==> trial 44: inputs <==
Design scr_search, start of the top module:
module scr_search(clk,rst,start,R_fixed,angle1,adder,error,X,Y,done
    );
wire [13:0] R_LUT[255:0];
wire [13:0] tan_LUT[255:0];
wire [3:0] adder_LUT[255:0];
wire [13:0] sind_LUT[19:0];
assign sind_LUT[0]=14'b00000001001001;
assign sind_LUT[1]=14'b00000001010000;
assign sind_LUT[2]=14'b00000001011000;
assign sind_LUT[3]=14'b00000001011111;
assign sind_LUT[4]=14'b00000001100110;
assign sind_LUT[5]=14'b00000001101110;
assign sind_LUT[6]=14'b00000001110101;
assign sind_LUT[7]=14'b00000001111100;
assign sind_LUT[8]=14'b00000010000100;
assign sind_LUT[9]=14'b00000010001011;
assign sind_LUT[10]=14'b00000010010010;
assign sind_LUT[11]=14'b00000010011010;
assign sind_LUT[12]=14'b00000010100001;
assign sind_LUT[13]=14'b00000010101000;
assign sind_LUT[14]=14'b00000010110000;
assign sind_LUT[15]=14'b00000010110111;
assign sind_LUT[16]=14'b00000010111110;
assign sind_LUT[17]=14'b00000011000110;
assign sind_LUT[18]=14'b00000011001101;
assign sind_LUT[19]=14'b00000011010100;
assign R_LUT[0]=14'b000000000000000;
assign R_LUT[1]=14'b000000010000000;
assign R_LUT[2]=14'b000000100000000;
  ...
make LEC_CHECK=0 CAP_MARGIN=20 CORE_MARGIN=2 CORE_UTILIZATION=70 CTS_CLUSTER_DIAMETER=331 CTS_CLUSTER_SIZE=85 GPL_TIMING_DRIVEN=0 MAX_ROUTING_LAYER=met4 MIN_ROUTING_LAYER=met1 PLACE_DENSITY_LB_ADDON=0.17 SETUP_SLACK_MARGIN=-0.32 SLEW_MARGIN=20 finish   # period 6.32 ns
run.sh (not shown) runs the stock make flow with config.mk's settings and CLKGATE_MAP_FILE=.
==> build 62 (differences from trial 44) <==
==> flow/config.mk (replaced) <==
export PLATFORM = sky130hd
export DESIGN_NAME = scr_search
export DESIGN_NICKNAME = scr_search
export VERILOG_FILES = /design/flow/design.v
export SDC_FILE = /design/flow/constraint.sdc
export NUM_CORES = 4
export LEC_CHECK = 0
export CAP_MARGIN = 20
export CORE_MARGIN = 2
export CORE_UTILIZATION = 25
export PLACE_DENSITY = 0.45
export SLEW_MARGIN = 20
==> flow/constraint.sdc (replaced) <==
create_clock -name core_clock -period 12.0 [get_ports {clk}]
set_input_delay 2.4000 -clock core_clock [delete_from_list [all_inputs] [get_ports {clk}]]
set_output_delay 2.4000 -clock core_clock [all_outputs]
set_load 0.01 [all_outputs]
==> results.json <==
{
  "portBuffers": 48,
  "floorplan_row_count": 80,
  "core_util_floorplan_pct": 25.2,
  "cts.repair_timing.setup_buffer_count": 0,
  "post_cts_resize_count": 0,
  "status": "no timing/DRC/antenna violations",
  "place_worst_setup_slack_ps": 861,
  "grt_overflow": 0,
  "dpl.hpwl_um": 76200,
  "grt_use_met3_pct": 9.18,
  "groute.layer.met2.usage_pct": 59.8
}
[end of results for build 62]
==> results.json <==
{
  "toolErrorMsg": "[ERROR GRT-0116] Global routing finished with congestion. Check the congestion regions in the DRC Viewer.",
  "dpl.hpwl_um": 47700,
  "groute.layer.met2.usage_pct": 151,
  "cts.repair_timing.setup_buffer_count": 137,
  "grt_overflow": 5298,
  "status": "did not finish",
  "place_worst_setup_slack_ps": -4150,
  "grt_use_met3_pct": 120,
  "failing_step": "global routing"
}
[end of results for trial 44]

---

==> job 2494: inputs <==
Starting RTL as in the previous note.
Design scr_search, start of the top module:
module scr_search(clk,rst,start,R_fixed,angle1,adder,error,X,Y,done
    );
clock: 11.1 ns
lec_check: 0
cap_margin: 35
core_aspect_ratio: 0.62
core_margin: 2
core_utilization: 25
cts_cluster_diameter: 113
gpl_timing_driven: 0
min_routing_layer: met2
place_density: 0.45
slew_margin: 5
tns_end_percent: 15
==> job 7513 (differences from job 2494) <==
- ABC_AREA: default -> 0
- CAP_MARGIN: 35 -> 40
- CORE_ASPECT_RATIO: 0.62 -> default
- CORE_UTILIZATION: 25 -> 46
- CTS_CLUSTER_DIAMETER: 113 -> default
- CTS_CLUSTER_SIZE: default -> 19
- GPL_ROUTABILITY_DRIVEN: default -> 1
- PLACE_DENSITY: 0.45 -> default
- SLEW_MARGIN: 5 -> 20
- TNS_END_PERCENT: 15 -> 60
==> flow/constraint.sdc (replaced) <==
create_clock -name core_clock -period 13.0 [get_ports {clk}]
set_input_delay 2.6000 -clock core_clock [delete_from_list [all_inputs] [get_ports {clk}]]
set_output_delay 2.6000 -clock core_clock [all_outputs]
set_load 0.01 [all_outputs]
==> comparison table <==
Result of the run: job 2494 aborted with a tool error; job 7513 aborted with a tool error
Stage where the flow stopped: job 2494 global routing; job 7513 global routing
Clock root cell: job 2494 sky130_fd_sc_hd__clkbuf_16; job 7513 sky130_fd_sc_hd__clkbuf_16
Count of clock tree sinks: job 2494 42; job 7513 42
Core Footprint: job 2494 47500 µm²; job 7513 25800 µm²
FP Core Util: job 2494 25.2%; job 7513 46.3%
Number of buffers inserted by port buffering: job 2494 45; job 7513 45
Buffer count from post-CTS setup fixing: job 2494 1; job 7513 0
Final Wtd Congestion: job 2494 1.36; job 7513 1.59
Post_cts resized: job 2494 17; job 7513 0
Share of synthesized area spent on multiplexers: job 2494 1.91%; job 7513 1.91%
Most frequent cell after synthesis: job 2494 sky130_fd_sc_hd__nor2_1; job 7513 sky130_fd_sc_hd__nor2_1
Die outline area: job 2494 49700 µm²; job 7513 27300 µm²
Post-place setup slack: job 2494 -0.973 ns; job 7513 1.71 ns
Floorplan die height: job 2494 176 µm; job 7513 165 µm
Detailed Place HPWL: job 2494 90400 µm; job 7513 61100 µm
Number of placed I/O pins: job 2494 49; job 7513 49
Clock Path Buffers: job 2494 2; job 7513 2
Instance area at placement: job 2494 14000 µm²; job 7513 13100 µm²
Cell Count Post-Placement: job 2494 2560; job 7513 2195
Number of synthesized register bits: job 2494 42; job 7513 42
Placement Rows: job 2494 63; job 7513 59
X dimension of the die: job 2494 282 µm; job 7513 165 µm
Simple-Gate Fraction of Synth Area: job 2494 33.6%; job 7513 33.6%
Mean Syn Cell Area: job 2494 6.68 µm²; job 7513 6.68 µm²
